// rgb2hsv
module rgb2hsv(
        input clock,
        input reset_n,
        input in_valid,
        input [7:0] in_red,
        input [7:0] in_green,
        input [7:0] in_blue,
        input in_visual,
        input in_done,
        output out_valid,
        output [7:0] out_red,
        output [7:0] out_green,
        output [7:0] out_blue,
        output [7:0] out_hue,
        output [7:0] out_saturation,
        output [7:0] out_brightness,
        output out_visual,
        output out_done
    );
clock: 80.0 ns
lec_check: 0
cap_margin: 20
core_margin: 9
core_utilization: 40
cts_cluster_diameter: 60
cts_cluster_size: 100
slew_margin: 20
run.sh (not shown) runs the stock make flow with config.mk's settings and CLKGATE_MAP_FILE=.
The baseline completed with no timing, DRC or antenna violations.
Next try:
--- a/flow/config.mk
+++ b/flow/config.mk
@@ -9,4 +9,2 @@
-export CORE_MARGIN = 9
-export CORE_UTILIZATION = 40
-export CTS_CLUSTER_DIAMETER = 60
-export CTS_CLUSTER_SIZE = 100
+export CORE_MARGIN = 2
+export CORE_UTILIZATION = 28
==> flow/constraint.sdc (replaced) <==
create_clock -name core_clock -period 76.2 [get_ports {clock}]
set_input_delay 15.2400 -clock core_clock [delete_from_list [all_inputs] [get_ports {clock}]]
set_output_delay 15.2400 -clock core_clock [all_outputs]
set_load 0.01 [all_outputs]
Result: Via count is higher by 3.1%. Non-clock buffer count came out higher by 91. Area after synthesis stays the same. Design area increases by 4.4%. Routed wire length increases by 5.5%. Setup slack degrades by 1.3 ns. First-iteration DRC count rose by 5.4%. Global-route usage falls by 3.6 points. Register-to-register slack degrades by 1.3 ns. Count of clock-buffer cells in the layout increases by 12.
Next try:
--- a/flow/config.mk
+++ b/flow/config.mk
@@ -7,0 +8 @@
+export ABC_AREA = 1
@@ -10 +11,3 @@
-export CORE_UTILIZATION = 28
+export CORE_UTILIZATION = 72
+export CTS_CLUSTER_SIZE = 34
+export PLACE_DENSITY_LB_ADDON = 0.26
==> flow/constraint.sdc (replaced) <==
create_clock -name core_clock -period 60.7 [get_ports {clock}]
set_input_delay 12.1400 -clock core_clock [delete_from_list [all_inputs] [get_ports {clock}]]
set_output_delay 12.1400 -clock core_clock [all_outputs]
set_load 0.01 [all_outputs]
With this change the flow produced a layout that fails on negative setup slack.
Core utilization rose by 50 points.
Routed wire length rose by 21%.
Die size fell by 53%.
Sequential share of layout area fell by 1.9 points.
Global-route usage rose by 21 points.
Next try:
--- a/flow/config.mk
+++ b/flow/config.mk
@@ -11,3 +11 @@
-export CORE_UTILIZATION = 72
-export CTS_CLUSTER_SIZE = 34
-export PLACE_DENSITY_LB_ADDON = 0.26
+export CORE_UTILIZATION = 69
==> flow/constraint.sdc (replaced) <==
create_clock -name core_clock -period 103.0 [get_ports {clock}]
set_input_delay 20.6000 -clock core_clock [delete_from_list [all_inputs] [get_ports {clock}]]
set_output_delay 20.6000 -clock core_clock [all_outputs]
set_load 0.01 [all_outputs]
The new run finished clean.
Area after synthesis does not change.
Utilization decreases by 10 points.
Routed wire length fell by about 20%.
Cell area goes down by about 8%.
Cell count is lower by about 3.5%.
Next try:
--- a/flow/config.mk
+++ b/flow/config.mk
@@ -11 +11,3 @@
-export CORE_UTILIZATION = 69
+export CORE_UTILIZATION = 72
+export CTS_CLUSTER_SIZE = 34
+export PLACE_DENSITY_LB_ADDON = 0.04
==> flow/constraint.sdc (replaced) <==
create_clock -name core_clock -period 60.6 [get_ports {clock}]
set_input_delay 12.1200 -clock core_clock [delete_from_list [all_inputs] [get_ports {clock}]]
set_output_delay 12.1200 -clock core_clock [all_outputs]
set_load 0.01 [all_outputs]
The new run produced a layout that fails on max-capacitance violations, max-slew violations, negative setup slack; final area went up by 10%; fmax went up by 23%; synthesized cell count is unchanged; register-to-register slack loses 28 ns; routed wire length went up by 23%; clock-buffer cell count went up by 6; worst hold slack loses 0.012 ns; setup slack loses 28 ns.
Next try:
--- a/flow/config.mk
+++ b/flow/config.mk
@@ -8,2 +8 @@
-export ABC_AREA = 1
-export CAP_MARGIN = 20
+export CAP_MARGIN = 15
@@ -12,2 +10,0 @@
-export CTS_CLUSTER_SIZE = 34
-export PLACE_DENSITY_LB_ADDON = 0.04
==> flow/constraint.sdc (replaced) <==
create_clock -name core_clock -period 67.8 [get_ports {clock}]
set_input_delay 13.5600 -clock core_clock [delete_from_list [all_inputs] [get_ports {clock}]]
set_output_delay 13.5600 -clock core_clock [all_outputs]
set_load 0.01 [all_outputs]
With this change the flow completed, yet does not pass: negative setup slack.
Worst setup slack gets worse by 0.66 ns.
Fmax decreases by about 11%.
Hold slack gets better by 0.021 ns.
Die area decreases by 16%.
Sequential share of layout area increases by 1.9 points.
Register-to-register slack gets worse by 0.66 ns.
Design area decreases by 14%.
Clock skew increases by 0.0066 ns.
Wire length decreases by 13%.
Sequential cell count stays the same.
